==> design.v <==
module alu_design #(parameter W = 8)(
    input clk, rst, mode, ce, cin,
    input [1:0] inp_valid,
    input [7:0] opa, opb,
    input [3:0] cmd,
    output reg err, ov, cout, g, l, e,
    output reg [15:0] res
);
parameter INV_INP = 2'b00, OPA_VALID = 2'b01, OPB_VALID = 2'b10, OPA_AND_OPB_VALID = 2'b11;
reg [7:0] opa_p, opb_p;
reg [3:0] cmd_p;
reg [1:0] valid_p;
reg mode_p, cin_p;
reg [15:0] res_p;
reg cout_p, ov_p, g_p, l_p, e_p, err_p;
always @(posedge clk or posedge rst) begin
    if (rst) begin
        opa_p <= 0;
        opb_p <= 0;
        cmd_p <= 0;
        valid_p <= 0;
        cin_p <= 0;
        mode_p <= 0;
    end else if (ce) begin
        opa_p <= opa;
        opb_p <= opb;
        cmd_p <= cmd;
        valid_p <= inp_valid;
        cin_p <= cin;
        mode_p <= mode;
    end
end
always @(*) begin
    res_p = 0;
    err_p = 0;
    cout_p = 0;
    ov_p = 0;
    g_p = 0;
    l_p = 0;
    e_p = 0;
    if (ce) begin
        if (mode_p == 1) begin
            case (valid_p)
                INV_INP: begin
                    res_p = 0;
                    err_p = 1;
                end
                OPA_VALID: begin
                    case (cmd_p)
                        4'b0100: begin
                            res_p = opa_p + 1;
                            cout_p = res_p[8];
                        end
                        4'b0101: begin
                            res_p = opa_p - 1;
                            ov_p = res_p[8];
                        end
                        default: err_p = 1;
                    endcase
                end
                OPB_VALID: begin
                    case (cmd_p)
                        4'b0110: begin
                            res_p = opb_p + 1;
                            cout_p = res_p[8];
                        end
                        4'b0111: begin
                            res_p = opb_p - 1;
                            ov_p = res_p[8];
                        end
                        default: err_p = 1;
                    endcase
                end
                OPA_AND_OPB_VALID: begin
                    case (cmd_p)
                        4'b0000: begin
                            res_p = opa_p + opb_p;
                            cout_p = res_p[8];
                        end
                        4'b0001: begin
                            res_p = opa_p - opb_p;
                            ov_p = res_p[8];
                        end
                        4'b0010: begin
                            res_p = opa_p + opb_p + cin_p;
                            cout_p = res_p[8];
                        end
                        4'b0011: begin
                            res_p = opa_p - opb_p - cin_p;
                            ov_p = res_p[8];
                        end
                        4'b1000: begin
                            g_p = (opa_p > opb_p);
                            l_p = (opa_p < opb_p);
                            e_p = (opa_p == opb_p);
                        end
                        4'b1001: begin
                            res_p = (opa_p + 1) * (opb_p + 1);
                        end
                        4'b1010: begin
                            res_p = (opa_p << 1) * opb_p;
                        end
                        4'b1011: begin
                            res_p = $signed(opa_p) + $signed(opb_p);
                            ov_p = (($signed(opa_p) > 0) && ($signed(opb_p) > 0) && ($signed(res_p[7:0]) < 0)) ||
                                   (($signed(opa_p) < 0) && ($signed(opb_p) < 0) && ($signed(res_p[7:0]) > 0));
                        end
                        4'b1100: begin
                            res_p = $signed(opa_p) - $signed(opb_p);
                            ov_p = (($signed(opa_p) > 0) && ($signed(opb_p) < 0) && ($signed(res_p[7:0]) < 0)) ||
                                   (($signed(opa_p) < 0) && ($signed(opb_p) > 0) && ($signed(res_p[7:0]) > 0));
                        end
                        default: err_p = 1;
                    endcase
                end
                default: err_p = 1;
            endcase
        end else begin
            case (valid_p)
                INV_INP: begin
                    res_p = 0;
                    err_p = 1;
                end
                OPA_VALID: begin
                    case (cmd_p)
                        4'b0110: res_p = ~opa_p;
                        4'b1000: res_p = opa_p >> 1;
                        4'b1001: res_p = opa_p << 1;
                        default: err_p = 1;
                    endcase
                end
                OPB_VALID: begin
                    case (cmd_p)
                        4'b0111: res_p = ~opb_p;
                        4'b1010: res_p = opb_p >> 1;
                        4'b1011: res_p = opb_p << 1;
                        default: err_p = 1;
                    endcase
                end
                OPA_AND_OPB_VALID: begin
                    case (cmd_p)
                        4'b0000: res_p = opa_p & opb_p;
                        4'b0010: res_p = opa_p | opb_p;
                        4'b0001: res_p = ~(opa_p & opb_p);
                        4'b0011: res_p = ~(opa_p | opb_p);
                        4'b0100: res_p = opa_p ^ opb_p;
                        4'b0101: res_p = ~(opa_p ^ opb_p);
                        4'b1100: begin
                            if (|opb_p[7:4]) err_p = 1;
                            else res_p = (opa_p << opb_p[2:0]) | (opa_p >> (8 - opb_p[2:0]));
                        end
                        4'b1101: begin
                            if (|opb_p[7:4]) err_p = 1;
                            else res_p = (opa_p >> opb_p[2:0]) | (opa_p << (8 - opb_p[2:0]));
                        end
                        default: err_p = 1;
                    endcase
                end
                default: err_p = 1;
            endcase
        end
    end
end
always @(posedge clk or posedge rst) begin
    if (rst) begin
        res <= 0;
        cout <= 0;
        ov <= 0;
        g <= 0;
        l <= 0;
        e <= 0;
        err <= 0;
    end else if (ce) begin
        res <= res_p;
        cout <= cout_p;
        ov <= ov_p;
        g <= g_p;
        l <= l_p;
        e <= e_p;
        err <= err_p;
    end
end
endmodule
==> run.sh <==
#!/bin/bash
# the make line also repeats each setting of config.mk as NAME=value (left out here)
make -C /OpenROAD-flow-scripts/flow DESIGN_CONFIG=/design/flow/config.mk WORK_HOME=/design/flow/orfs CLKGATE_MAP_FILE= finish
==> config.mk <==
export PLATFORM = sky130hd
export DESIGN_NAME = alu_design
export DESIGN_NICKNAME = alu_design
export VERILOG_FILES = /design/flow/design.v
export SDC_FILE = /design/flow/constraint.sdc
export NUM_CORES = 4
export LEC_CHECK = 0
export ABC_AREA = 1
export CAP_MARGIN = 10
export CORE_ASPECT_RATIO = 0.55
export CORE_MARGIN = 2
export CORE_UTILIZATION = 65
export CTS_CLUSTER_DIAMETER = 25
export CTS_CLUSTER_SIZE = 80
export GPL_TIMING_DRIVEN = 1
export MAX_ROUTING_LAYER = met4
export MIN_ROUTING_LAYER = met1
export PLACE_DENSITY_LB_ADDON = 0.01
export SETUP_SLACK_MARGIN = 1.26
export SLEW_MARGIN = 20
export TNS_END_PERCENT = 5
==> constraint.sdc <==
create_clock -name core_clock -period 4.82 [get_ports {clk}]
set_input_delay 0.9640 -clock core_clock [delete_from_list [all_inputs] [get_ports {clk}]]
set_output_delay 0.9640 -clock core_clock [all_outputs]
set_load 0.01 [all_outputs]
==> results of run 1 <==
what timing repair did:
action	4_1_cts	5_1_grt
pin swaps	29	19
resized	55	42
cloned	0	0
setup endpoints to repair	12	14
setup buffers	7	3
cell type report:
type                            count  area [um2]  area share
Multi-Input combinational cell   1339        8871      0.6709
Timing Repair Buffer              186        1602      0.1211
Sequential cell                    46        1159     0.08762
Tap cell                          222       277.8     0.02101
Clock inverter                      3       18.77    0.001419
Inverter                          309        1167     0.08829
Clock buffer                        5       125.1    0.009463
Antenna cell                        1       2.502   0.0001893
per-stage QoR:
step | cells | TNS (ns) | area (um2)
after CTS | 2107 | -0.5593 | 13050
after detailed placement | 2092 | -1.537 | 12700
after global placement | 2092 | -0.3909 | 12700
final | 2111 | -1.392 | 13220
after floorplan | 1759 | 0 | 11290
after global routing | 2111 | -3.053 | 13220
routing by layer:
metal / up-vias / wire, um
met5: - / 0
met4: 0 / 2162
met3: 302 / 9564
met2: 1313 / 16970
met1: 6187 / 18150
li1: 5924 / -
==> GITHUB_STEP_SUMMARY, run 1 <==
### Metrics collected by this job

| Metric | Value |
|---|---|
| Die Y | 100.6 um |
| Psw | 2626 uW |
| Placer Congestion | 1.158 |
| Fa+ha+maj area frac | 0.2698 |
| Drt drc | 0 |
| Count of max-cap constraint violations | 0 |
| Die area | 18050 um2 |
| Initial antenna violation count | 1 |
| Outcome | complete, but fails checks |
| Top logic family | simple AND/OR/NAND/NOR gates |
| Post-synth EDFFs | 0 |
| Post-layout min period | 5.049 ns |
| Worst setup path startpoint | opa_p[1] |
| P&R area growth vs syn | 20.02% |
| Most common cell in the synthesized netlist | nand2_1 |
| HP Start | res[9] |
| Switch share | 0.5479 |
| Final nets | 2100 |
| Cts hold-fix bufs | 0 |
| Die W | 179.5 um |
| Main synth FF type | dfrtp_1 |
| CP Class | register to register |
| Hold/Removal Path Class | register to register |
| Vias in the first global route | 12650 |
| Routed len/inst | 22.19 um |
| Reg2reg end | res[10] |
| Worst slew margin | 0.2488 |
| Initial DRC count | 2724 |
| Cell Area, Synth | 11020 um2 |
| Synth Area in Compound Gates | 0.1637 |
| CP Max Fanout | 4 |
| Cell taking the most area after synthesis | nand2_1 |
| Leak | 0.006906 uW |
| GRT overflow | 0 |
| Post-synth cell types | 47 |
| Final setup fails | 10 |
| TritonCTS Sinks | 46 |
| Basic Gates by Area | 0.3113 |
| Crit path arrival time | 5.24 ns |
| CP delay by family, top | adder cells |
| Max-slew violation count | 0 |
| Syn Nets | 1972 |
| Tot GR Track Use | 0.5270 |
| Largest net degree at the start of global routing | 50 |
| Floorplan core area | 16640 um2 |
| Reg clk slew, reported paths | 0.07 ns |
| Met3 usage | 0.2800 |
| Gate power share | 0.828 |
| Clock group power | 358 uW |
| CTS tree | done |
| Worst Setup EP | res[10] |
| Clock Tree Buf Depth | 2 |
| Sequential share of power | 0.098 |
| Combinational power | 3970 uW |
| Synth cell count leaders | nand2_1 (514), inv_1 (297), nor2_1 (141), o21ai_0 (120), nand3_1 (107) |
| First-pass GRT wire length | 70730 um |
| Levels on crit path | 24 |
| Setup crit start kind | register |
| Synth Area in XOR/XNOR | 0.01738 |
| Mux area share | 0 |
| Ys Warns | 1 |
| Chip area line of the yosys report | 11020 um2 |
| Floorplan utilization | 0.6620 |
| Tot Pwr | 4792 uW |
| Max Freq | 198.0 MHz |
| Final WL | 46850 um |
| #FFs+latches synth | 46 |
| FP Rows | 35 |
| Post-layout period usage | 1.048 |
| Final HPWL DP | 36920 um |
| Unrepaired setup endpoints after global routing | yes |
| Worst path cell trace | buf_4 -> nand4_1 -> nand2_2 -> buf_4 -> inv_2 -> buf_4 -> nand2_1 -> fa_1 -> inv_1 -> fa_1 -> fa_1 -> inv_1 -> fa_2 -> inv_2 -> ha_4 -> nand2_2 -> o21ai_1 -> a21oi_1 -> xor2_1 -> o22ai_1 -> o21ai_1 -> nand2_1 -> nand2_1 -> nand2_1 |
| # Cells Yosys | 1759 |
| Crit path capture type | register |
| RR Startpoint | opa_p[1] |
| Gr busiest metal | met1 |
| Count of tool warnings | 50 |
| Port Buf Inserts | 48 |
| Fillers | 1215 |
| Largest type area fraction | 0.1751 |
| CTS buffer count | 5 |
| Seq/Total Area, Yosys | 0.1045 |
| Final Hold Fails | 0 |
| Setup WS post-layout | -0.2293 ns |
| Clk latency late pin | 0.30 ns |
| Slowest CP cell | fa_2 |
| Met2 usage | 0.6690 |
| Hold Path Stages | 2 |
| R2R depth | 24 |
| Async SR Flop Fraction | 1.000 |
| Syn Inst Count | 1759 |
| Top pwr grp | combinational logic |
| Post-route ant nets | 0 |
| Drt pass-1 iters | 28 |
| DR vias | 13730 |
| Place WS | -0.2134 ns |
| Worst-Margin Slew | 1.120 ns |
| Peak supply drop | 379.7 uV |
| R2R Setup Slk | -0.23 ns |
| H-tree depth | 2 |
| P_int | 2166 uW |
| Root buffer cell | clkbuf_16 |
| Final Util | 0.7946 |
| Hold endpoint | res[9] |
| Blocking Checks | setup timing |
| Io pins | 49 |
| Met1 Use GR | 0.7041 |
| Cell mode on critical path | nand2_1 |
| Min Hold Slack | 0.4977 ns |
| Seq. pwr | 468 uW |
| Avg Cell Area, Syn | 6.263 um2 |
| Buf/Inv on CP | 7 |
| Clk_skew | 0.008244 ns |
| CP peak stage delay | 0.58 ns |
| Avg Vias per Cell | 6.502 |
| Top cells by area | nand2_1 (18%), fa_1 (16%), ha_1 (11%), dfrtp_1 (10%), inv_1 (10%) |
| PD cells | 362.4 nW/um2 |
| Clk pwr share | 0.075 |
| Crit path required time | 5.01 ns |
==> inputs of run 2 (changes only) <==
CAP_MARGIN = 20   (was 10)
CORE_ASPECT_RATIO = not set   (was 0.55)
CORE_UTILIZATION = 69   (was 65)
CTS_CLUSTER_DIAMETER = 245   (was 25)
CTS_CLUSTER_SIZE = 95   (was 80)
GPL_TIMING_DRIVEN = not set   (was 1)
MAX_ROUTING_LAYER = not set   (was met4)
MIN_ROUTING_LAYER = not set   (was met1)
PLACE_DENSITY = 0.4   (was not set)
PLACE_DENSITY_LB_ADDON = not set   (was 0.01)
SETUP_SLACK_MARGIN = not set   (was 1.26)
TNS_END_PERCENT = 10   (was 5)
clock period = 3.7 ns   (was 4.82 ns; I/O delays follow)
==> run 2 against run 1 <==
Against the previous run: the run now fails in global routing (5_1_grt); die area shrank 5.9%; synthesized area is the same; synthesized cell count is the same.
==> GITHUB_STEP_SUMMARY, run 2 <==
### Metrics collected by this job

| Metric | Value |
|---|---|
| Outcome | stopped before the end |
| Exit stage | global routing (5_1_grt) |
| First Err | [ERROR GRT-0232] Routing congestion too high. Check the congestion heatmap in the GUI. |
| Syn Nets | 1972 (unchanged) |
| Fa+ha+maj area frac | 0.2698 (unchanged) |
| Final HPWL DP | 35170 um (-4.7%) |
| Main synth FF type | dfrtp_1 |
| Die Y | 130.4 um (+30%) |
| Io pins | 49 (unchanged) |
| Post-synth cell types | 47 (unchanged) |
| Clock Tree Buf Depth | 2 (unchanged) |
| Tot GR Track Use | 0.6607 |
| Synth Area in Compound Gates | 0.1637 (unchanged) |
| Largest type area fraction | 0.1751 (unchanged) |
| Synth Area in XOR/XNOR | 0.01738 (unchanged) |
| GRT overflow | 5 |
| H-tree depth | 2 (unchanged) |
| Placer Congestion | 1.235 (+6.7%) |
| Syn Inst Count | 1759 (unchanged) |
| CTS buffer count | 5 (unchanged) |
| Async SR Flop Fraction | 1.000 (unchanged) |
| # Cells Yosys | 1759 (unchanged) |
| Chip area line of the yosys report | 11020 um2 (unchanged) |
| Die W | 130.4 um (-27%) |
| Die area | 16990 um2 (-5.9%) |
| Cell taking the most area after synthesis | nand2_1 |
| FP Rows | 46 (+31%) |
| Cell Area, Synth | 11020 um2 (unchanged) |
| Most common cell in the synthesized netlist | nand2_1 |
| TritonCTS Sinks | 46 (unchanged) |
| Root buffer cell | clkbuf_16 |
| Post-synth EDFFs | 0 (unchanged) |
| Floorplan core area | 15770 um2 (-5.2%) |
| Top logic family | simple AND/OR/NAND/NOR gates |
| Port Buf Inserts | 48 (unchanged) |
| Synth cell count leaders | nand2_1 (514), inv_1 (297), nor2_1 (141), o21ai_0 (120), nand3_1 (107) |
| Seq/Total Area, Yosys | 0.1045 (unchanged) |
| Avg Cell Area, Syn | 6.263 um2 (unchanged) |
| Basic Gates by Area | 0.3113 (unchanged) |
| Ys Warns | 1 (unchanged) |
| Top cells by area | nand2_1 (18%), fa_1 (16%), ha_1 (11%), dfrtp_1 (10%), inv_1 (10%) |
| Mux area share | 0 (unchanged) |
| Floorplan utilization | 0.6986 (+0.03656) |
| Placed inst area | 13080 um2 (+3.0%) |
| #FFs+latches synth | 46 (unchanged) |
[run 2: repair_timing]
| action | in CTS |
|---|---|
| setup buffers | 10 |
| gates resized | 48 |
| setup endpoints to repair | 12 |
| gates cloned | 0 |
| pin swaps | 30 |
| hold buffers | 0 |
[run 2: per-layer routing]
layer / GRT usage / GRT overflow
met4: 0.5482 / 1
met2: 0.8377 / 4
met3: 0.4986 / 0
met5: 0.1853 / 0
met1: 0.7031 / 0
[run 2: through the flow]
stage / setup slack (ns) / hold slack (ns) / power [uW] / std cells
after floorplan: -0.9535 / 0.4764 / 3525 / 1759
after global placement: -1.264 / 0.4640 / 5110 / 2139
after detailed placement: -1.492 / 0.4647 / 5300 / 2139
after CTS: -1.238 / 0.4834 / 6026 / 2157
==> inputs of run 3 (changes only) <==
CORE_UTILIZATION = 72   (was 69)
CTS_CLUSTER_DIAMETER = not set   (was 245)
CTS_CLUSTER_SIZE = 10   (was 95)
HOLD_SLACK_MARGIN = 0.28   (was not set)
PLACE_DENSITY = not set   (was 0.4)
TNS_END_PERCENT = not set   (was 10)
clock period = 4.84 ns   (was 3.7 ns; I/O delays follow)
==> run 3 against run 2 <==
Against the previous run: the run again fails in global routing (5_1_grt); die area is 4.0% lower; synthesized area stayed put; synthesized cell count stayed put.
==> GITHUB_STEP_SUMMARY, run 3 <==
### Metrics collected by this job

| Metric | Value |
|---|---|
| Cell taking the most area after synthesis | nand2_1 |
| Main synth FF type | dfrtp_1 |
| Synth Area in Compound Gates | 0.1637 (unchanged) |
| Port Buf Inserts | 48 (unchanged) |
| # Cells Yosys | 1759 (unchanged) |
| Final HPWL DP | 34010 um (-3.3%) |
| Largest type area fraction | 0.1751 (unchanged) |
| CTS buffer count | 5 (unchanged) |
| Fa+ha+maj area frac | 0.2698 (unchanged) |
| Most common cell in the synthesized netlist | nand2_1 |
| Cell Area, Synth | 11020 um2 (unchanged) |
| Floorplan core area | 15090 um2 (-4.3%) |
| Placed inst area | 12460 um2 (-4.7%) |
| GRT overflow | 65 |
| Die W | 127.7 um (-2.0%) |
| Seq/Total Area, Yosys | 0.1045 (unchanged) |
| H-tree depth | 2 (unchanged) |
| Top cells by area | nand2_1 (18%), fa_1 (16%), ha_1 (11%), dfrtp_1 (10%), inv_1 (10%) |
| First Err | [ERROR GRT-0232] Routing congestion too high. Check the congestion heatmap in the GUI. |
| Die Y | 127.7 um (-2.0%) |
| Synth Area in XOR/XNOR | 0.01738 (unchanged) |
| Synth cell count leaders | nand2_1 (514), inv_1 (297), nor2_1 (141), o21ai_0 (120), nand3_1 (107) |
| Root buffer cell | clkbuf_16 |
| TritonCTS Sinks | 46 (unchanged) |
| Syn Inst Count | 1759 (unchanged) |
| FP Rows | 45 (-2.2%) |
| Post-synth EDFFs | 0 (unchanged) |
| Floorplan utilization | 0.7301 (+0.03151) |
| Outcome | stopped before the end |
| Syn Nets | 1972 (unchanged) |
| Mux area share | 0 (unchanged) |
| Post-synth cell types | 47 (unchanged) |
| Basic Gates by Area | 0.3113 (unchanged) |
| Async SR Flop Fraction | 1.000 (unchanged) |
| Chip area line of the yosys report | 11020 um2 (unchanged) |
| Exit stage | global routing (5_1_grt) |
| Ys Warns | 1 (unchanged) |
| #FFs+latches synth | 46 (unchanged) |
| Placer Congestion | 1.207 (-2.3%) |
| Die area | 16310 um2 (-4.0%) |
| Top logic family | simple AND/OR/NAND/NOR gates |
| Cts hold-fix bufs | 0 (unchanged) |
| Placed cells | 2057 (-3.8%) |
| Avg Cell Area, Syn | 6.263 um2 (unchanged) |
| Clock Tree Buf Depth | 2 (unchanged) |
| Io pins | 49 (unchanged) |
| Tot GR Track Use | 0.7645 |
==> run 3: repair_timing <==
action                     4_1_cts
buffers inserted                15
setup endpoints to repair       10
pin swaps                       37
gates resized                   69
==> run 3: metal layers <==
metal,global-route usage,overflow
met1,0.7619,1
met2,0.9220,31
met3,0.6452,0
met4,0.7266,33
met5,0.3096,0
==> run 3: through the flow <==
| stage | setup WS [ns] | power (uW) | util | TNS (ns) |
|---|---|---|---|---|
| 4_1_cts | -0.003126 | 4255 | 0.8581 | -0.004917 |
| 3_3_place_gp | -0.2120 | 3558 | 0.8260 | -1.112 |
| 2_1_floorplan | 0.006088 | 2579 | - | 0 |
| 3_5_place_dp | -0.3793 | 3694 | 0.8260 | -2.955 |
==> inputs of run 4 (changes only) <==
ABC_AREA = not set   (was 1)
CORE_UTILIZATION = 20   (was 72)
CTS_CLUSTER_SIZE = not set   (was 10)
HOLD_SLACK_MARGIN = not set   (was 0.28)
clock period = 7.15 ns   (was 4.84 ns; I/O delays follow)
==> run 4 against run 3 <==
Against the previous run: now clean on timing, DRC and antenna; synthesized area up 0.61%; die area rose to 3.5 times the previous value; synthesized cell count decreased by 17%.
==> GITHUB_STEP_SUMMARY, run 4 <==
### Metrics collected by this job

| Metric | Value |
|---|---|
| Hold Path Stages | 1 |
| Drt drc | 0 |
| Basic Gates by Area | 0.2093 (-0.1020) |
| Die W | 239.4 um (+87%) |
| Tot GR Track Use | 0.1732 |
| Cell mode on critical path | fa_1 |
| Final nets | 1683 |
| Post-layout min period | 6.349 ns |
| Final HPWL DP | 39210 um (+15%) |
| Syn Inst Count | 1463 (-17%) |
| Cell taking the most area after synthesis | fa_1 |
| Worst-Margin Slew | 1.078 ns |
| First-pass GRT wire length | 74560 um |
| Count of max-cap constraint violations | 0 |
| RR Startpoint | opa_p[1] |
| Seq/Total Area, Yosys | 0.1038 (-0.0006369) |
| Psw | 1675 uW |
| Root buffer cell | clkbuf_16 |
| Slowest CP cell | dfrtp_1 |
| Chip area line of the yosys report | 11080 um2 (+0.61%) |
| Reg2reg end | res[12] |
| GRT overflow | 0 |
| Ys Warns | 1 (unchanged) |
| Post-route ant nets | 0 |
| Setup TNS | 0 ns |
| Avg Vias per Cell | 5.233 |
| Tot Pwr | 2913 uW |
| Fa+ha+maj area frac | 0.2682 (-0.001645) |
| Clk latency late pin | 0.31 ns |
| CP delay by family, top | adder cells |
| Synth Area in Compound Gates | 0.2237 (+0.06007) |
| Hold/Removal Path Class | register to register |
| ANT cells | 0 |
| Unrepaired setup endpoints after global routing | no |
| Worst slew margin | 0.2750 |
| Seq. pwr | 335 uW |
| Clock Tree Buf Depth | 2 (unchanged) |
| Routed len/inst | 22.40 um |
| Largest type area fraction | 0.1553 (-0.01981) |
| R2R depth | 20 |
| Levels on crit path | 20 |
| Cts hold-fix bufs | 0 (unchanged) |
| Main synth FF type | dfrtp_1 |
| TritonCTS Sinks | 46 (unchanged) |
| CP peak stage delay | 0.71 ns |
| Avg Cell Area, Syn | 7.576 um2 (+21%) |
| Crit path arrival time | 6.56 ns |
| Post-layout period usage | 0.8880 |
| Syn Nets | 1676 (-15%) |
| P&R area growth vs syn | 13.75% |
| Final Hold Fails | 0 |
| Synth cell count leaders | nor2_1 (176), inv_1 (158), nand2_1 (141), ha_1 (100), fa_1 (86) |
| Max Freq | 157.5 MHz |
| Peak supply drop | 144.4 uV |
| Floorplan utilization | 0.2016 (-0.5285) |
| Largest net degree at the start of global routing | 53 |
| DR vias | 11610 |
| Final WL | 49720 um |
| Drt pass-1 iters | 6 |
| FP Rows | 86 (+91%) |
| Clock group power | 275 uW |
| Hold endpoint | res[1] |
| Resized cells post-CTS | 0 (-100%) |
| Floorplan core area | 54990 um2 (+260%) |
| Final setup fails | 0 |
| Top pwr grp | combinational logic |
| CP Max Fanout | 10 |
| Synth Area in XOR/XNOR | 0.06208 (+0.04471) |
| Post-synth EDFFs | 0 (unchanged) |
| # Cells Yosys | 1463 (-17%) |
| Worst setup path startpoint | opa_p[1] |
| Reg clk slew, reported paths | 0.08 ns |
| Cell Area, Synth | 11080 um2 (+0.61%) |
| Die area | 57320 um2 (+250%) |
| Setup crit start kind | register |
| Top logic family | adder cells |
| Fillers | 6132 |
| Crit path capture type | register |
| Combinational power | 2300 uW |
| HP Start | res[1] |
| Switch share | 0.5751 |
| Max-slew violation count | 0 |
| H-tree depth | 2 (unchanged) |
| CTS tree | done |
| Top cells by area | fa_1 (16%), ha_1 (11%), dfrtp_1 (10%), nor2_1 (6.0%), inv_1 (5.4%) |
| Placer Congestion | 1.039 (-14%) |
| Io pins | 49 (unchanged) |
| Port Buf Inserts | 48 (unchanged) |
| Outcome | complete, no violations |
| Initial DRC count | 1424 |
| Post-CTS Setup Inserts | 0 (-15) |
| Gate power share | 0.791 |
| Buf/Inv on CP | 3 |
| Initial antenna violation count | 0 |
| P_int | 1237 uW |
| Worst Setup EP | res[12] |
| CTS buffer count | 5 (unchanged) |
| Post-synth cell types | 86 (+83%) |
| Count of tool warnings | 47 |
| Mux area share | 0.04312 (+0.04312) |
| Final Util | 0.2293 |
| #FFs+latches synth | 46 (unchanged) |
| Crit path required time | 7.36 ns |
| Clk_skew | 0.008907 ns |
| Worst path cell trace | ha_1 -> nand3_1 -> xnor2_1 -> or2_2 -> fa_1 -> fa_1 -> inv_1 -> fa_1 -> inv_1 -> fa_1 -> inv_1 -> ha_1 -> nand3_1 -> o211ai_1 -> o41ai_1 -> xor2_1 -> o22ai_1 -> nor3_1 -> o21ai_0 -> a22o_1 |
| Async SR Flop Fraction | 1.000 (unchanged) |
| Vias in the first global route | 11450 |
| PD cells | 231.0 nW/um2 |
| Sequential share of power | 0.115 |
| Clk pwr share | 0.094 |
| CP Class | register to register |
| Leak | 0.005310 uW |
| Most common cell in the synthesized netlist | nor2_1 |
| Die Y | 239.4 um (+87%) |
| R2R Setup Slk | 0.80 ns |
## run 4: routing by layer
layer	part of all wire	vias to the layer above	track usage	wire (um)
met5	0	-	0	0
met4	0.059	0	0.08864	2951
met3	0.087	150	0.02616	4330
met2	0.44	678	0.2698	21750
met1	0.42	5670	0.2317	20690
li1	-	5114	-	-
## run 4: metrics by stage
step           hold WS (ns)  cell area [um2]  setup WS (ns)  instances
5_1_grt              0.5247            12610         0.4204       2219
3_3_place_gp         0.4772            12450         0.9107       2211
2_1_floorplan        0.5169            11080         0.6511       1463
4_1_cts              0.4988            12610         0.8467       2219
3_5_place_dp         0.4764            12450         0.8634       2211
6_report             0.4974            12610         0.8006       2219
## run 4: final cells by class
type,count,area (um2),share of cell area
clock inverters,3,28.78,0.002282
flip-flops and latches,46,1151,0.09130
clock buffers,5,125.1,0.009924
inverters,166,623.1,0.04942
repair buffers,91,798.3,0.06331
well taps,748,935.9,0.07423
multi-input cells,1160,8946,0.7095
==> inputs of run 5 (changes only) <==
CORE_UTILIZATION = 58   (was 20)
clock period = 4.83 ns   (was 7.15 ns; I/O delays follow)
==> run 5 against run 4 <==
Against the previous run: now fails the layout checks on setup timing; design area grew 11%; global-route usage grew 32 points; clock skew grew 0.0032 ns; combinational power grew 140%; flip-flop count is the same; total power grew 120%; critical path depth grew 2; sequential power grew 45%.
==> GITHUB_STEP_SUMMARY, run 5 <==
### Metrics collected by this job

| Metric | Value |
|---|---|
| Avg Vias per Cell | 7.154 (+37%) |
| Levels on crit path | 22 (+10%) |
| Post-layout period usage | 1.209 (+0.3207) |
| Hold Path Stages | 1 (unchanged) |
| DR vias | 13310 (+15%) |
| Reg2reg end | res[14] |
| Clk pwr share | 0.068 (-0.026) |
| Clock Tree Buf Depth | 2 (unchanged) |
| # Cells Yosys | 1463 (unchanged) |
| #FFs+latches synth | 46 (unchanged) |
| Place WS | -0.6039 ns (-1.467 ns) |
| Peak supply drop | 346.5 uV (+140%) |
| Io pins | 49 (unchanged) |
| Slowest CP cell | fa_1 |
| Cell Area, Synth | 11080 um2 (unchanged) |
| CP peak stage delay | 0.63 ns (-0.08 ns) |
| Blocking Checks | setup timing |
| Reg clk slew, reported paths | 0.08 ns (about the same) |
| Hold endpoint | cout |
| GRT overflow | 0 (unchanged) |
| R2R Setup Slk | -1.01 ns (-1.81 ns) |
| CP Class | register to register |
| Most common cell in the synthesized netlist | nor2_1 |
| Main synth FF type | dfrtp_1 |
| Psw | 3570 uW (+110%) |
| Outcome | complete, but fails checks |
| HP Start | cout |
| Setup TNS | -7.502 ns (-7.502 ns) |
| R2R depth | 22 (+10%) |
| Hold/Removal Path Class | register to register |
| Floorplan utilization | 0.5926 (+0.3910) |
| Max Freq | 171.3 MHz (+8.8%) |
| Post-route ant nets | 0 (unchanged) |
| H-tree depth | 2 (unchanged) |
| Crit path arrival time | 6.08 ns (-0.48 ns) |
| P&R area growth vs syn | 26.14% |
| Gate power share | 0.858 (+0.067) |
| Die area | 20230 um2 (-65%) |
| Synth cell count leaders | nor2_1 (176), inv_1 (158), nand2_1 (141), ha_1 (100), fa_1 (86) |
| Syn Nets | 1676 (unchanged) |
| Post-layout min period | 5.838 ns (-0.5114 ns) |
| Synth Area in XOR/XNOR | 0.06208 (unchanged) |
| Count of tool warnings | 52 (+11%) |
| Drt drc | 0 (unchanged) |
| Top pwr grp | combinational logic |
| CP delay by family, top | adder cells |
| Worst slew margin | 0.2421 (-0.03288) |
| Final non-filler cell total | 1861 (-16%) |
| P_int | 2973 uW (+140%) |
| Initial DRC count | 2211 (+55%) |
| Combinational power | 5610 uW (+140%) |
| Die W | 142.2 um (-41%) |
| Setup crit start kind | register |
| Crit path required time | 5.07 ns (-2.29 ns) |
| Cts hold-fix bufs | 0 (unchanged) |
| Clk latency late pin | 0.32 ns (about the same) |
| CTS buffer count | 5 (unchanged) |
| Final nets | 1838 (+9.2%) |
| Final Hold Fails | 0 (unchanged) |
| FP Rows | 50 (-42%) |
| Port Buf Inserts | 48 (unchanged) |
| Avg Cell Area, Syn | 7.576 um2 (unchanged) |
| Final WL | 53320 um (+7.3%) |
| First-pass GRT wire length | 74530 um (about the same) |
| Setup WS post-layout | -1.008 ns (-1.809 ns) |
| Worst Setup EP | res[14] |
| Async SR Flop Fraction | 1.000 (unchanged) |
| Seq. pwr | 486 uW (+45%) |
| Leak | 0.006249 uW (+18%) |
| Seq/Total Area, Yosys | 0.1038 (unchanged) |
| Chip area line of the yosys report | 11080 um2 (unchanged) |
| Clock group power | 445 uW (+62%) |
| Worst setup path startpoint | opa_p[0] |
| Drt pass-1 iters | 8 (+2) |
| Vias in the first global route | 12700 (+11%) |
| Floorplan core area | 18710 um2 (-66%) |
| Synth Area in Compound Gates | 0.2237 (unchanged) |
| Post-synth EDFFs | 0 (unchanged) |
| Fa+ha+maj area frac | 0.2682 (unchanged) |
| Unrepaired setup endpoints after global routing | yes |
| Clk_skew | 0.01214 ns (+0.003233 ns) |
| Sequential share of power | 0.074 (-0.041) |
| Syn Inst Count | 1463 (unchanged) |
| Placer Congestion | 1.136 (+9.4%) |
| Largest type area fraction | 0.1553 (unchanged) |
| Worst-Margin Slew | 1.108 ns (+0.03060 ns) |
| Cell taking the most area after synthesis | fa_1 |
| Routed len/inst | 28.65 um (+28%) |
| Die Y | 142.2 um (-41%) |
| CP Max Fanout | 5 (-5) |
| Max-slew violation count | 0 (unchanged) |
| Cell mode on critical path | fa_1 |
| Worst path cell trace | buf_6 -> and4_4 -> nand4_1 -> xnor2_2 -> buf_4 -> or2_4 -> fa_1 -> inv_1 -> fa_1 -> inv_1 -> fa_1 -> fa_1 -> inv_2 -> ha_4 -> nand3_2 -> o211ai_1 -> o41ai_4 -> o21ai_2 -> xor2_1 -> nand2_1 -> and3_1 -> o2bb2ai_1 |
| CTS tree | done |
| Post-synth cell types | 86 (unchanged) |
| Root buffer cell | clkbuf_16 |
| Initial antenna violation count | 1 (+1) |
| Basic Gates by Area | 0.2093 (unchanged) |
| Top cells by area | fa_1 (16%), ha_1 (11%), dfrtp_1 (10%), nor2_1 (6.0%), inv_1 (5.4%) |
| PD cells | 467.9 nW/um2 (+100%) |
| RR Startpoint | opa_p[0] |
| Placed cells | 1830 (-17%) |
| Ys Warns | 1 (unchanged) |
| Switch share | 0.5456 (-0.02952) |
| Tot GR Track Use | 0.4923 (+0.3191) |
| Final HPWL DP | 37620 um (-4.0%) |
| Largest net degree at the start of global routing | 52 (-1.9%) |
| Final setup fails | 10 (+10) |
| Tot Pwr | 6543 uW (+120%) |
| Buf/Inv on CP | 5 (+2) |
| TritonCTS Sinks | 46 (unchanged) |
| Crit path capture type | register |
| Mux area share | 0.04312 (unchanged) |
| Count of max-cap constraint violations | 0 (unchanged) |
| Top logic family | adder cells |
-- run 5: stage by stage --
step	hold WS [ns]	utilization	cell area, um2
after floorplan	0.5169	-	11350
after global placement	0.4694	0.6942	12990
after detailed placement	0.4802	0.6942	12990
after CTS	0.5013	0.7328	13710
after global routing	0.5170	0.7474	13980
final	0.4993	0.7475	13980
-- run 5: what timing repair did --
action	CTS	global route
pin swaps	48	31
setup endpoints to repair	10	11
buffers inserted	19	5
gates resized	79	38
-- run 5: layout make-up --
type	instances	area [um2]
sequential	46	1159
timing repair buffer	246	2061
clock inverter	3	48.80
antenna	1	2.502
clock buffer	5	125.1
multi-input combinational	1160	9662
tap	234	292.8
inverter	166	631.9
fill	1360	4723
-- run 5: per-layer routing --
layer | global-route usage | up-vias | part of all wire
met5 | 0 | - | 0.0043
met4 | 0.3000 | 11 | 0.095
met3 | 0.1766 | 439 | 0.16
met2 | 0.7287 | 1295 | 0.40
met1 | 0.6138 | 6149 | 0.34
li1 | - | 5420 | -
==> inputs of run 6 (changes only) <==
CORE_UTILIZATION = 72   (was 58)
CTS_CLUSTER_SIZE = 51   (was not set)
PLACE_DENSITY_LB_ADDON = 0.0   (was not set)
clock period = 5.39 ns   (was 4.83 ns; I/O delays follow)
==> run 6 against run 5 <==
Against the previous run: the run now fails in global routing (5_1_grt); die area fell by 19%; synthesized cell count unchanged; synthesized area unchanged.
==> GITHUB_STEP_SUMMARY, run 6 <==
### Metrics collected by this job

| Metric | Value |
|---|---|
| Main synth FF type | dfrtp_1 |
| Die W | 128.1 um (-10%) |
| Die area | 16400 um2 (-19%) |
| Syn Inst Count | 1463 (unchanged) |
| H-tree depth | 2 (unchanged) |
| Synth Area in XOR/XNOR | 0.06208 (unchanged) |
| Seq/Total Area, Yosys | 0.1038 (unchanged) |
| Port Buf Inserts | 48 (unchanged) |
| Clock Tree Buf Depth | 2 (unchanged) |
| Basic Gates by Area | 0.2093 (unchanged) |
| Top logic family | adder cells |
| Floorplan utilization | 0.7318 (+0.1393) |
| Synth Area in Compound Gates | 0.2237 (unchanged) |
| Placed cells | 1708 (-6.7%) |
| Avg Cell Area, Syn | 7.576 um2 (unchanged) |
| Cell taking the most area after synthesis | fa_1 |
| GRT overflow | 5 |
| Post-synth EDFFs | 0 (unchanged) |
| FP Rows | 45 (-10%) |
| Final HPWL DP | 33110 um (-12%) |
| Synth cell count leaders | nor2_1 (176), inv_1 (158), nand2_1 (141), ha_1 (100), fa_1 (86) |
| First Err | [ERROR GRT-0232] Routing congestion too high. Check the congestion heatmap in the GUI. |
| Floorplan core area | 15150 um2 (-19%) |
| Tot GR Track Use | 0.7106 |
| Most common cell in the synthesized netlist | nor2_1 |
| Top cells by area | fa_1 (16%), ha_1 (11%), dfrtp_1 (10%), nor2_1 (6.0%), inv_1 (5.4%) |
| Cts hold-fix bufs | 0 (unchanged) |
| Fa+ha+maj area frac | 0.2682 (unchanged) |
| Largest type area fraction | 0.1553 (unchanged) |
| Syn Nets | 1676 (unchanged) |
| Post-synth cell types | 86 (unchanged) |
| CTS buffer count | 5 (unchanged) |
| Chip area line of the yosys report | 11080 um2 (unchanged) |
| TritonCTS Sinks | 46 (unchanged) |
| Io pins | 49 (unchanged) |
| Mux area share | 0.04312 (unchanged) |
| Async SR Flop Fraction | 1.000 (unchanged) |
| Die Y | 128.1 um (-10%) |
| Root buffer cell | clkbuf_16 |
| #FFs+latches synth | 46 (unchanged) |
| Ys Warns | 1 (unchanged) |
| Outcome | stopped before the end |
| Exit stage | global routing (5_1_grt) |
| # Cells Yosys | 1463 (unchanged) |
| Cell Area, Synth | 11080 um2 (unchanged) |
| Placer Congestion | 1.150 (+1.2%) |
-- run 6: stage by stage --
stage                     cell area, um2  setup WS (ns)  hold slack [ns]  setup TNS [ns]
after floorplan                    11240       0.003209           0.5169               0
after global placement             12250         0.1149           0.4718               0
after detailed placement           12250        -0.1657           0.4768         -0.5512
after CTS                          12510      -0.007646           0.4964       -0.007646
-- run 6: repair_timing --
| item | 4_1_cts |
|---|---|
| endpoints found under the hold margin | 0 |
| buffers inserted | 1 |
| pin swaps | 10 |
| endpoints found under the setup margin | 7 |
| resized | 13 |
-- run 6: routing by layer --
| metal | global-route usage | GRT overflow |
|---|---|---|
| met5 | 0.3498 | 0 |
| met4 | 0.6303 | 2 |
| met3 | 0.5722 | 0 |
| met2 | 0.8685 | 3 |
| met1 | 0.7296 | 0 |
==> inputs of run 7 (changes only) <==
ABC_AREA = 1   (was not set)
CAP_MARGIN = 10   (was 20)
CORE_ASPECT_RATIO = 1.17   (was not set)
CORE_UTILIZATION = 65   (was 72)
CTS_CLUSTER_DIAMETER = 25   (was not set)
CTS_CLUSTER_SIZE = 80   (was 51)
GPL_TIMING_DRIVEN = 1   (was not set)
MAX_ROUTING_LAYER = met5   (was not set)
MIN_ROUTING_LAYER = met1   (was not set)
PLACE_DENSITY_LB_ADDON = 0.01   (was 0.0)
SETUP_SLACK_MARGIN = 1.26   (was not set)
TNS_END_PERCENT = 5   (was not set)
clock period = 5.13 ns   (was 5.39 ns; I/O delays follow)
==> run 7 against run 6 <==
Against the previous run: the layout now fails its checks (setup timing); die area rose by 9.8%; synthesized area fell by 0.61%; synthesized cell count rose by 20%.
==> GITHUB_STEP_SUMMARY, run 7 <==
### Metrics collected by this job

| Metric | Value |
|---|---|
| FP Rows | 51 (+13%) |
| Main synth FF type | dfrtp_1 |
| Post-route ant nets | 0 |
| #FFs+latches synth | 46 (unchanged) |
| Post-layout period usage | 1.076 |
| Post-synth EDFFs | 0 (unchanged) |
| Post-synth cell types | 47 (-45%) |
| CTS buffer count | 5 (unchanged) |
| Final WL | 49760 um |
| Slowest CP cell | dfrtp_2 |
| Crit path required time | 5.34 ns |
| Most common cell in the synthesized netlist | nand2_1 |
| Ys Warns | 1 (unchanged) |
| Placed inst area | 12250 um2 (about the same) |
| Unrepaired setup endpoints after global routing | yes |
| Count of tool warnings | 50 |
| Clock group power | 362 uW |
| Max Freq | 181.2 MHz |
| Clk pwr share | 0.077 |
| Syn Nets | 1972 (+18%) |
| Levels on crit path | 24 |
| DRT met1 WL | 15730 um |
| Clock Tree Buf Depth | 2 (unchanged) |
| Final nets | 2056 |
| Placer Congestion | 1.137 (-1.1%) |
| Count of max-cap constraint violations | 0 |
| Switch share | 0.5820 |
| Hold endpoint | res[4] |
| CTS tree | done |
| Reg2reg end | res[14] |
| Initial antenna violation count | 1 |
| ANT cells | 0 |
| Die area | 18010 um2 (+9.8%) |
| Blocking Checks | setup timing |
| Top logic family | simple AND/OR/NAND/NOR gates |
| Worst path cell trace | nand2_1 -> inv_1 -> nand3_1 -> nand2_1 -> nor2_1 -> fa_1 -> inv_1 -> fa_1 -> inv_1 -> fa_1 -> inv_1 -> fa_1 -> inv_1 -> ha_4 -> nand2_1 -> nand2_1 -> a31oi_2 -> nand3_2 -> o21ai_1 -> nand4_1 -> nand2_1 -> nand2_1 -> nand3_1 -> nand2_1 |
| Fa+ha+maj area frac | 0.2698 (+0.001645) |
| TritonCTS Sinks | 46 (unchanged) |
| R2R depth | 24 |
| PD cells | 364.1 nW/um2 |
| Crit path capture type | register |
| Top pwr grp | combinational logic |
| Cell taking the most area after synthesis | nand2_1 |
| Avg Cell Area, Syn | 6.263 um2 (-17%) |
| Final non-filler cell total | 2056 |
| Mux area share | 0 (-0.04312) |
| Worst-Margin Slew | 1.135 ns |
| Post-layout min period | 5.520 ns |
| Synth Area in XOR/XNOR | 0.01738 (-0.04471) |
| Buf/Inv on CP | 5 |
| Worst slew margin | 0.2387 |
| Basic Gates by Area | 0.3113 (+0.1020) |
| Async SR Flop Fraction | 1.000 (unchanged) |
| Tot GR Track Use | 0.5049 |
| P_int | 1973 uW |
| Port Buf Inserts | 48 (unchanged) |
| First-pass GRT wire length | 70140 um |
| Final Hold Fails | 0 |
| Initial DRC count | 2428 |
| Final HPWL DP | 35830 um (+8.2%) |
| Crit path arrival time | 5.73 ns |
| Sequential share of power | 0.095 |
| Worst setup path startpoint | opa_p[5] |
| Clk_skew | 0.007374 ns |
| Final setup fails | 10 |
| Combinational power | 3910 uW |
| Hold/Removal Path Class | register to register |
| Largest type area fraction | 0.1751 (+0.01981) |
| Seq/Total Area, Yosys | 0.1045 (+0.0006369) |
| H-tree depth | 2 (unchanged) |
| CP peak stage delay | 0.55 ns |
| Die Y | 144.8 um (+13%) |
| Leak | 0.006705 uW |
| Cell mode on critical path | nand2_1 |
| DR vias | 13920 |
| Drt drc | 0 |
| Setup crit start kind | register |
| Setup WS post-layout | -0.3897 ns |
| Root buffer cell | clkbuf_16 |
| CP Class | register to register |
| Clk latency late pin | 0.31 ns |
| Vias in the first global route | 12870 |
| Die W | 124.4 um (-2.9%) |
| Final Util | 0.7785 |
| Chip area line of the yosys report | 11020 um2 (-0.61%) |
| RR Startpoint | opa_p[5] |
| Synth cell count leaders | nand2_1 (514), inv_1 (297), nor2_1 (141), o21ai_0 (120), nand3_1 (107) |
| Placed cells | 2029 (+19%) |
| Seq. pwr | 450 uW |
| R2R Setup Slk | -0.39 ns |
| Psw | 2748 uW |
| Post-Layout Inst Area | 12960 um2 |
| # Cells Yosys | 1759 (+20%) |
| Avg Vias per Cell | 6.770 |
| Max-slew violation count | 0 |
| CP Max Fanout | 5 |
| Synth Area in Compound Gates | 0.1637 (-0.06007) |
| Routed len/inst | 24.20 um |
| Hold Path Stages | 2 |
| Reg clk slew, reported paths | 0.08 ns |
| Floorplan utilization | 0.6615 (-0.07036) |
| Peak supply drop | 361.8 uV |
| GRT overflow | 0 |
| Largest net degree at the start of global routing | 51 |
| Cell Area, Synth | 11020 um2 (-0.61%) |
| Syn Inst Count | 1759 (+20%) |
| Worst Setup EP | res[14] |
| Floorplan core area | 16650 um2 (+10%) |
| Top layer in use | met5 |
| Met2 Wirelength | 20110 um |
| Io pins | 49 (unchanged) |
| P&R area growth vs syn | 17.68% |
| Place WS | -0.1843 ns (-0.01859 ns) |
| CP delay by family, top | adder cells |
| Drt pass-1 iters | 20 |
| Metal3 WL | 7830 um |
| Gate power share | 0.828 |
| HP Start | res[4] |
| Top cells by area | nand2_1 (18%), fa_1 (16%), ha_1 (11%), dfrtp_1 (10%), inv_1 (10%) |
| Outcome | complete, but fails checks |
run 7: final cells by class:
cell class | count | area, um2
multi-input combinational | 1339 | 8986
clock buffer | 5 | 125.1
fill | 1241 | 3690
inverter | 309 | 1170
clock inverter | 3 | 27.53
timing repair buffer | 142 | 1230
tap | 212 | 265.3
sequential | 46 | 1161
run 7: metrics by stage:
stage	setup TNS (ns)	total power (uW)	hold slack, ns
global route	-3.938	4927	0.5094
detailed placement	-0.6363	3452	0.4735
finish	-1.715	4721	0.4865
CTS	0	3991	0.4916
global placement	0	3327	0.4672
floorplan	0	2542	0.4764
run 7: what timing repair did:
action,4_1_cts,5_1_grt
hold buffers,0,0
setup buffers,14,5
pin swaps,25,41
setup endpoints to repair,12,18
gates resized,58,71
run 7: layer usage:
| metal | vias to the layer above | track usage |
|---|---|---|
| met4 | 2 | 0.4216 |
| met3 | 539 | 0.1566 |
| met1 | 6180 | 0.5747 |
| li1 | 5814 | - |
| met5 | - | 0 |
| met2 | 1385 | 0.7840 |
==> inputs of run 8 (changes only) <==
ABC_AREA = not set   (was 1)
CORE_ASPECT_RATIO = 0.53   (was 1.17)
CORE_UTILIZATION = 72   (was 65)
CTS_CLUSTER_DIAMETER = not set   (was 25)
CTS_CLUSTER_SIZE = 99   (was 80)
PLACE_DENSITY_LB_ADDON = 0.02   (was 0.01)
SETUP_SLACK_MARGIN = 1.82   (was 1.26)
TNS_END_PERCENT = not set   (was 5)
clock period = 6.24 ns   (was 5.13 ns; I/O delays follow)
==> run 8 against run 7 <==
Against the previous run: the run now fails in global routing (5_1_grt); die area fell by 8.6%; synthesized area rose by 0.61%; synthesized cell count down 17%.
==> GITHUB_STEP_SUMMARY, run 8 <==
### Metrics collected by this job

| Metric | Value |
|---|---|
| Exit stage | global routing (5_1_grt) |
| Placer Congestion | 1.193 (+5.0%) |
| Mux area share | 0.04312 (+0.04312) |
| Async SR Flop Fraction | 1.000 (unchanged) |
| Seq/Total Area, Yosys | 0.1038 (-0.0006369) |
| #FFs+latches synth | 46 (unchanged) |
| Top cells by area | fa_1 (16%), ha_1 (11%), dfrtp_1 (10%), nor2_1 (6.0%), inv_1 (5.4%) |
| Post-synth EDFFs | 0 (unchanged) |
| Syn Inst Count | 1463 (-17%) |
| Outcome | stopped before the end |
| Chip area line of the yosys report | 11080 um2 (+0.61%) |
| Syn Nets | 1676 (-15%) |
| Synth cell count leaders | nor2_1 (176), inv_1 (158), nand2_1 (141), ha_1 (100), fa_1 (86) |
| Port Buf Inserts | 48 (unchanged) |
| Main synth FF type | dfrtp_1 |
| Synth Area in Compound Gates | 0.2237 (+0.06007) |
| Root buffer cell | clkbuf_16 |
| Die Y | 94.33 um (-35%) |
| H-tree depth | 2 (unchanged) |
| Io pins | 49 (unchanged) |
| Placed inst area | 12020 um2 (-1.9%) |
| Cell taking the most area after synthesis | fa_1 |
| Cts hold-fix bufs | 0 (unchanged) |
| # Cells Yosys | 1463 (-17%) |
| Clock Tree Buf Depth | 2 (unchanged) |
| Basic Gates by Area | 0.2093 (-0.1020) |
| Ys Warns | 1 (unchanged) |
| Die area | 16450 um2 (-8.6%) |
| Most common cell in the synthesized netlist | nor2_1 |
| Avg Cell Area, Syn | 7.576 um2 (+21%) |
| CTS buffer count | 5 (unchanged) |
| TritonCTS Sinks | 46 (unchanged) |
| Place WS | 0.3904 ns (+0.5747 ns) |
| Synth Area in XOR/XNOR | 0.06208 (+0.04471) |
| Floorplan utilization | 0.7503 (+0.08877) |
| FP Rows | 32 (-37%) |
| Final HPWL DP | 34050 um (-5.0%) |
| Largest type area fraction | 0.1553 (-0.01981) |
| Cell Area, Synth | 11080 um2 (+0.61%) |
| Fa+ha+maj area frac | 0.2682 (-0.001645) |
| Die W | 174.4 um (+40%) |
| Floorplan core area | 14770 um2 (-11%) |
| Post-synth cell types | 86 (+83%) |
| Top logic family | adder cells |
[run 8: repair_timing]
item,CTS
setup endpoints to repair,12
endpoints found under the hold margin,0
gates resized,62
buffers inserted,24
pin swaps,15
[run 8: per-stage QoR]
step           hold WS [ns]  power (uW)  std cells
2_1_floorplan        0.5169        2336       1463
4_1_cts              0.5059        3506       1706
3_5_place_dp         0.4883        3075       1674
3_3_place_gp         0.4884        2983       1674
==> inputs of run 9 (changes only) <==
ABC_AREA = 0   (was not set)
CAP_MARGIN = 20   (was 10)
CELL_PAD_IN_SITES_DETAIL_PLACEMENT = 2   (was not set)
CORE_ASPECT_RATIO = not set   (was 0.53)
CORE_UTILIZATION = 43   (was 72)
CTS_CLUSTER_DIAMETER = 125   (was not set)
CTS_CLUSTER_SIZE = not set   (was 99)
GPL_TIMING_DRIVEN = 0   (was 1)
MAX_ROUTING_LAYER = not set   (was met5)
MIN_ROUTING_LAYER = not set   (was met1)
PLACE_DENSITY_LB_ADDON = 0.09   (was 0.02)
SETUP_SLACK_MARGIN = 0.85   (was 1.82)
clock period = 4.41 ns   (was 6.24 ns; I/O delays follow)
==> run 9 against run 8 <==
Against the previous run: the flow stops in clock tree synthesis (4_1_cts); synthesized area stayed put; synthesized cell count stayed put; die area is 65% higher.
==> GITHUB_STEP_SUMMARY, run 9 <==
### Metrics collected by this job

| Metric | Value |
|---|---|
| Chip area line of the yosys report | 11080 um2 (unchanged) |
| Largest type area fraction | 0.1553 (unchanged) |
| Seq/Total Area, Yosys | 0.1038 (unchanged) |
| Die area | 27080 um2 (+65%) |
| FP Rows | 58 (+81%) |
| Main synth FF type | dfrtp_1 |
| Fa+ha+maj area frac | 0.2682 (unchanged) |
| Post-synth EDFFs | 0 (unchanged) |
| Place WS | -2.827 ns (-3.217 ns) |
| Synth Area in Compound Gates | 0.2237 (unchanged) |
| First Err | [ERROR DPL-0033] detailed placement checks failed during check placement. |
| Placer Congestion | 1.077 (-9.7%) |
| # Cells Yosys | 1463 (unchanged) |
| Top cells by area | fa_1 (16%), ha_1 (11%), dfrtp_1 (10%), nor2_1 (6.0%), inv_1 (5.4%) |
| #FFs+latches synth | 46 (unchanged) |
| Most common cell in the synthesized netlist | nor2_1 |
| Die W | 164.6 um (-5.7%) |
| Cell Area, Synth | 11080 um2 (unchanged) |
| Final HPWL DP | 51000 um (+50%) |
| Syn Nets | 1676 (unchanged) |
| Basic Gates by Area | 0.2093 (unchanged) |
| Post-synth cell types | 86 (unchanged) |
| Cell taking the most area after synthesis | fa_1 |
| Die Y | 164.6 um (+74%) |
| Top logic family | adder cells |
| Floorplan core area | 25250 um2 (+71%) |
| Outcome | stopped before the end |
| Placed inst area | 12320 um2 (+2.5%) |
| Ys Warns | 1 (unchanged) |
| Floorplan utilization | 0.4389 (-0.3113) |
| Io pins | 49 (unchanged) |
| Avg Cell Area, Syn | 7.576 um2 (unchanged) |
| Async SR Flop Fraction | 1.000 (unchanged) |
| Mux area share | 0.04312 (unchanged) |
| Syn Inst Count | 1463 (unchanged) |
| Exit stage | clock tree synthesis (4_1_cts) |
| Synth Area in XOR/XNOR | 0.06208 (unchanged) |
| Port Buf Inserts | 48 (unchanged) |
| Synth cell count leaders | nor2_1 (176), inv_1 (158), nand2_1 (141), ha_1 (100), fa_1 (86) |
[run 9: stage by stage]
step             util  std cells
2_1_floorplan       -       1463
3_3_place_gp   0.4868       1841
3_5_place_dp   0.4879       1842
==> inputs of run 10 (changes only) <==
ABC_AREA = not set   (was 0)
CAP_MARGIN = 30   (was 20)
CORE_UTILIZATION = 40   (was 43)
CTS_CLUSTER_DIAMETER = 238   (was 125)
CTS_CLUSTER_SIZE = 86   (was not set)
GPL_ROUTABILITY_DRIVEN = 0   (was not set)
GPL_TIMING_DRIVEN = not set   (was 0)
SETUP_SLACK_MARGIN = -0.27   (was 0.85)
clock period = 7.0 ns   (was 4.41 ns; I/O delays follow)
==> run 10 against run 9 <==
Against the previous run: now clean on timing, DRC and antenna; synthesized area did not move; synthesized cell count unchanged; die area is 7.3% higher.
==> GITHUB_STEP_SUMMARY, run 10 <==
### Metrics collected by this job

| Metric | Value |
|---|---|
| Die W | 170.5 um (+3.6%) |
| Top cells by area | fa_1 (16%), ha_1 (11%), dfrtp_1 (10%), nor2_1 (6.0%), inv_1 (5.4%) |
| Levels on crit path | 21 |
| Top pwr grp | combinational logic |
| Seq. pwr | 347 uW |
| Crit path arrival time | 6.84 ns |
| Floorplan utilization | 0.4090 (-0.02991) |
| Port Buf Inserts | 48 (unchanged) |
| Vias in the first global route | 13260 |
| Post-CTS Setup Inserts | 0 |
| Root buffer cell | clkbuf_16 |
| Placed cells | 1834 (-0.43%) |
| CTS tree | done |
| Setup TNS | 0 ns |
| Combinational power | 2510 uW |
| Async SR Flop Fraction | 1.000 (unchanged) |
| Initial DRC count | 1340 |
| Fillers | 3111 |
| CTS buffer count | 5 |
| Largest type area fraction | 0.1553 (unchanged) |
| Main synth FF type | dfrtp_1 |
| Psw | 1836 uW |
| Avg Vias per Cell | 6.597 |
| Basic Gates by Area | 0.2093 (unchanged) |
| Synth Area in XOR/XNOR | 0.06208 (unchanged) |
| TritonCTS Sinks | 46 |
| Drt drc | 0 |
| Clk pwr share | 0.097 |
| Most common cell in the synthesized netlist | nor2_1 |
| Final Util | 0.4486 |
| Ys Warns | 1 (unchanged) |
| Unrepaired setup endpoints after global routing | no |
| P&R area growth vs syn | 9.685% |
| CP delay by family, top | adder cells |
| DR vias | 12170 |
| Sequential share of power | 0.110 |
| Post-synth EDFFs | 0 (unchanged) |
| Seq/Total Area, Yosys | 0.1038 (unchanged) |
| Synth cell count leaders | nor2_1 (176), inv_1 (158), nand2_1 (141), ha_1 (100), fa_1 (86) |
| Buf/Inv on CP | 5 |
| Crit path required time | 7.21 ns |
| Reg2reg end | res[12] |
| H-tree depth | 2 |
| Peak supply drop | 95.53 uV |
| Max Freq | 150.9 MHz |
| Hold endpoint | res[1] |
| Max-slew violation count | 0 |
| Cell mode on critical path | fa_1 |
| Clk_skew | 0.01487 ns |
| Syn Nets | 1676 (unchanged) |
| FP Rows | 60 (+3.4%) |
| Routed len/inst | 29.80 um |
| CP Max Fanout | 14 |
| GRT overflow | 0 |
| Setup crit start kind | register |
| Outcome | complete, no violations |
| Reg clk slew, reported paths | 0.08 ns |
| CP Class | register to register |
| Die Y | 170.5 um (+3.6%) |
| Synth Area in Compound Gates | 0.2237 (unchanged) |
| Initial antenna violation count | 2 |
| Final HPWL DP | 43020 um (-16%) |
| Place WS | 0.4432 ns (+3.270 ns) |
| Clock group power | 306 uW |
| Worst-Margin Slew | 0.9639 ns |
| Gate power share | 0.793 |
| Final nets | 1684 |
| Hold/Removal Path Class | register to register |
| Top logic family | adder cells |
| Post-layout min period | 6.629 ns |
| Cts hold-fix bufs | 0 |
| HP Start | res[1] |
| Final Hold Fails | 0 |
| R2R depth | 21 |
| Crit path capture type | register |
| Syn Inst Count | 1463 (unchanged) |
| R2R Setup Slk | 0.37 ns |
| Count of tool warnings | 47 |
| Final setup fails | 0 |
| Worst Setup EP | res[12] |
| PD cells | 260.1 nW/um2 |
| Slowest CP cell | dfrtp_1 |
| Cell taking the most area after synthesis | fa_1 |
| First-pass GRT wire length | 82850 um |
| Final non-filler cell total | 1845 |
| Tot GR Track Use | 0.3843 |
| Clk latency late pin | 0.32 ns |
| Setup WS post-layout | 0.3715 ns |
| RR Startpoint | opb_p[3] |
| Drt pass-1 iters | 8 |
| # Cells Yosys | 1463 (unchanged) |
| Worst path cell trace | inv_2 -> nor3_1 -> xnor2_1 -> buf_2 -> or2_2 -> fa_1 -> fa_1 -> inv_1 -> fa_1 -> inv_1 -> fa_1 -> inv_1 -> ha_1 -> nand3_1 -> o211ai_1 -> o41ai_1 -> xor2_1 -> o22ai_1 -> nor3_1 -> o21ai_0 -> a22o_1 |
| Cell Area, Synth | 11080 um2 (unchanged) |
| CP peak stage delay | 0.71 ns |
| Fa+ha+maj area frac | 0.2682 (unchanged) |
| P_int | 1326 uW |
| Hold Path Stages | 1 |
| Chip area line of the yosys report | 11080 um2 (unchanged) |
| Clock Tree Buf Depth | 2 |
| Avg Cell Area, Syn | 7.576 um2 (unchanged) |
| Final WL | 54980 um |
| Worst slew margin | 0.3506 |
| Leak | 0.005317 uW |
| Post-route ant nets | 0 |
| Resized cells post-CTS | 0 |
| Io pins | 49 (unchanged) |
| Count of max-cap constraint violations | 0 |
| Largest net degree at the start of global routing | 53 |
| Worst setup path startpoint | opb_p[3] |
| Die area | 29060 um2 (+7.3%) |
| Switch share | 0.5808 |
| Post-synth cell types | 86 (unchanged) |
| #FFs+latches synth | 46 (unchanged) |
| Mux area share | 0.04312 (unchanged) |
| Floorplan core area | 27100 um2 (+7.3%) |
| Post-layout period usage | 0.9469 |
==> run 10: layer usage <==
layer	global-route usage	routed length (um)	vias to the layer above
met3	0.07860	4906	218
met4	0.2482	4083	0
met2	0.6246	25400	684
met1	0.4628	20580	6158
li1	-	-	5111
met5	0	0	-
==> run 10: layout make-up <==
| type | count | area (um2) | share of cell area |
|---|---|---|---|
| diodes | 2 | 5.005 | 0.0004117 |
| clock buffers | 6 | 138.9 | 0.01142 |
| clock inverters | 1 | 30.03 | 0.002470 |
| inverters | 166 | 623.1 | 0.05125 |
| multi-input cells | 1160 | 8944 | 0.7356 |
| flip-flops and latches | 46 | 1151 | 0.09468 |
| well taps | 372 | 465.4 | 0.03828 |
| repair buffers | 92 | 800.8 | 0.06586 |
==> run 10: metrics by stage <==
| stage | hold slack, ns | total power [uW] | instance area [um2] |
|---|---|---|---|
| after detailed placement | 0.4863 | 2776 | 11970 |
| after global placement | 0.4890 | 2611 | 11970 |
| after global routing | 0.5133 | 3348 | 12160 |
| after floorplan | 0.5169 | 1865 | 11080 |
| after CTS | 0.5092 | 3100 | 12140 |
| final | 0.5018 | 3162 | 12160 |
==> inputs of run 11 (changes only) <==
CAP_MARGIN = 20   (was 30)
CELL_PAD_IN_SITES_DETAIL_PLACEMENT = not set   (was 2)
CORE_UTILIZATION = 69   (was 40)
CTS_CLUSTER_DIAMETER = 35   (was 238)
CTS_CLUSTER_SIZE = 57   (was 86)
GPL_ROUTABILITY_DRIVEN = not set   (was 0)
PLACE_DENSITY_LB_ADDON = not set   (was 0.09)
SETUP_SLACK_MARGIN = -0.39   (was -0.27)
clock period = 5.23 ns   (was 7.0 ns; I/O delays follow)
==> run 11 against run 10 <==
Against the previous run: the layout now fails its checks (setup timing); design area grew 3.9%; flip-flop count is the same; critical path depth is the same; clock-buffer cell count shrank 1; fmax grew 21%; highest routed layer is now met5.
==> GITHUB_STEP_SUMMARY, run 11 <==
### Metrics collected by this job

| Metric | Value |
|---|---|
| Syn Nets | 1676 (unchanged) |
| Clock Tree Buf Depth | 2 (unchanged) |
| Top cells by area | fa_1 (16%), ha_1 (11%), dfrtp_1 (10%), nor2_1 (6.0%), inv_1 (5.4%) |
| Chip area line of the yosys report | 11080 um2 (unchanged) |
| Levels on crit path | 21 (unchanged) |
| CTS tree | done |
| Final HPWL DP | 33690 um (-22%) |
| Fa+ha+maj area frac | 0.2682 (unchanged) |
| Die area | 17090 um2 (-41%) |
| Setup TNS | -1.188 ns (-1.188 ns) |
| Place WS | -0.3285 ns (-0.7717 ns) |
| Most common cell in the synthesized netlist | nor2_1 |
| Top logic family | adder cells |
| Worst-Margin Slew | 1.070 ns (+0.1063 ns) |
| Count of tool warnings | 50 (+6.4%) |
| Initial antenna violation count | 2 (unchanged) |
| Avg Cell Area, Syn | 7.576 um2 (unchanged) |
| P&R area growth vs syn | 14.00% |
| Clock group power | 339 uW (+11%) |
| Worst path cell trace | ha_2 -> nand3_1 -> buf_4 -> xnor2_1 -> buf_4 -> nor2_1 -> fa_1 -> fa_1 -> fa_1 -> inv_1 -> fa_1 -> inv_1 -> ha_1 -> buf_4 -> nor3_1 -> nor2_1 -> nand3_1 -> a21oi_2 -> xor2_1 -> a211o_1 -> a32o_1 |
| CP peak stage delay | 0.55 ns (-0.16 ns) |
| Buf/Inv on CP | 5 (unchanged) |
| Cts hold-fix bufs | 0 (unchanged) |
| CP delay by family, top | adder cells |
| Final nets | 1766 (+4.9%) |
| First-pass GRT wire length | 63870 um (-23%) |
| P_int | 1881 uW (+42%) |
| Setup WS post-layout | -0.2659 ns (-0.6374 ns) |
| Drt pass-1 iters | 14 (+6) |
| Blocking Checks | setup timing |
| CP Class | register to register |
| Io pins | 49 (unchanged) |
| Worst setup path startpoint | opb_p[0] |
| Main synth FF type | dfrtp_1 |
| Hold Path Stages | 1 (unchanged) |
| Tot GR Track Use | 0.4987 (+0.1143) |
| Vias in the first global route | 11430 (-14%) |
| Synth cell count leaders | nor2_1 (176), inv_1 (158), nand2_1 (141), ha_1 (100), fa_1 (86) |
| Psw | 2246 uW (+22%) |
| R2R Setup Slk | -0.27 ns (-0.64 ns) |
| Post-route ant nets | 0 (unchanged) |
| Gate power share | 0.810 (+0.017) |
| H-tree depth | 2 (unchanged) |
| Port Buf Inserts | 48 (unchanged) |
| Avg Vias per Cell | 6.986 (+5.9%) |
| Count of max-cap constraint violations | 0 (unchanged) |
| Clk_skew | 0.01757 ns (+0.002701 ns) |
| Sequential share of power | 0.108 (-0.002) |
| Basic Gates by Area | 0.2093 (unchanged) |
| Floorplan utilization | 0.7029 (+0.2939) |
| Outcome | complete, but fails checks |
| Cell Area, Synth | 11080 um2 (unchanged) |
| Post-synth EDFFs | 0 (unchanged) |
| Routed len/inst | 24.26 um (-19%) |
| Async SR Flop Fraction | 1.000 (unchanged) |
| Die W | 130.7 um (-23%) |
| Leak | 0.005734 uW (+7.8%) |
| Crit path capture type | register |
| Max-slew violation count | 0 (unchanged) |
| Reg2reg end | res[13] |
| DR vias | 12370 (+1.6%) |
| Met1 Use GR | 0.6414 (+0.1786) |
| Post-CTS Setup Inserts | 0 (unchanged) |
| Unrepaired setup endpoints after global routing | yes |
| Peak supply drop | 380.1 uV (+300%) |
| Final setup fails | 7 (+7) |
| Met3 usage | 0.1954 (+0.1168) |
| Syn Inst Count | 1463 (unchanged) |
| Die Y | 130.7 um (-23%) |
| Synth Area in XOR/XNOR | 0.06208 (unchanged) |
| FP Rows | 46 (-23%) |
| Max Freq | 182.0 MHz (+21%) |
| Clk latency late pin | 0.32 ns (about the same) |
| # Cells Yosys | 1463 (unchanged) |
| Synth Area in Compound Gates | 0.2237 (unchanged) |
| R2R depth | 21 (unchanged) |
| Post-layout period usage | 1.051 (+0.1039) |
| Root buffer cell | clkbuf_16 |
| Post-Layout Inst Area | 12640 um2 (+3.9%) |
| Met2 usage | 0.7243 (+0.09966) |
| PD cells | 326.6 nW/um2 (+26%) |
| Post-layout min period | 5.496 ns (-1.133 ns) |
| Hold/Removal Path Class | register to register |
| Drt drc | 0 (unchanged) |
| Slowest CP cell | fa_1 |
| Largest type area fraction | 0.1553 (unchanged) |
| Crit path required time | 5.43 ns (-1.78 ns) |
| Final WL | 42950 um (-22%) |
| Reg clk slew, reported paths | 0.07 ns (about the same) |
| Combinational power | 3340 uW (+33%) |
| Worst Setup EP | res[13] |
| Initial DRC count | 2374 (+77%) |
| Top pwr grp | combinational logic |
| GRT overflow | 0 (unchanged) |
| Switch share | 0.5443 (-0.03651) |
| Clk pwr share | 0.082 (-0.015) |
| Gr busiest metal | met2 |
| HP Start | res[13] |
| Placer Congestion | 1.171 |
| Post-synth cell types | 86 (unchanged) |
| Crit path arrival time | 5.69 ns (-1.15 ns) |
| Resized cells post-CTS | 0 (unchanged) |
| Ys Warns | 1 (unchanged) |
| TritonCTS Sinks | 46 (unchanged) |
| Seq/Total Area, Yosys | 0.1038 (unchanged) |
| Placed inst area | 12430 um2 (+3.8%) |
| Hold endpoint | res[13] |
| Largest net degree at the start of global routing | 52 (-1.9%) |
| Setup crit start kind | register |
| CTS buffer count | 5 (unchanged) |
| Floorplan core area | 15770 um2 (-42%) |
| Cell mode on critical path | fa_1 |
| Mux area share | 0.04312 (unchanged) |
| Cell taking the most area after synthesis | fa_1 |
| #FFs+latches synth | 46 (unchanged) |
| Seq. pwr | 446 uW (+29%) |
| Worst slew margin | 0.2839 (-0.06671) |
| Final Hold Fails | 0 (unchanged) |
| CP Max Fanout | 4 (-10) |
| RR Startpoint | opb_p[0] |
## run 11: final cells by class
cell class | count | area [um2]
diodes | 1 | 2.502
clock inverters | 2 | 10.01
clock buffers | 5 | 125.1
flip-flops and latches | 46 | 1152
repair buffers | 174 | 1421
fillers | 1142 | 3134
multi-input cells | 1160 | 9031
inverters | 166 | 623.1
well taps | 216 | 270.3
## run 11: per-layer routing
layer | vias to the layer above | wire, um
li1 | 5291 | -
met1 | 5701 | 15200
met2 | 1056 | 17360
met3 | 313 | 6788
met4 | 4 | 3513
met5 | - | 81
## run 11: metrics by stage
step                      hold WS (ns)  instances    util  total power (uW)
after global routing            0.5127       1769  0.8011              4384
after global placement          0.4706       1762  0.7882              3505
after CTS                       0.4982       1769  0.7967              3971
final                           0.4985       1770  0.8013              4127
after floorplan                 0.5169       1463       -              2543
after detailed placement        0.4790       1762  0.7882              3625
Power is estimated from default activity; no workload was simulated.
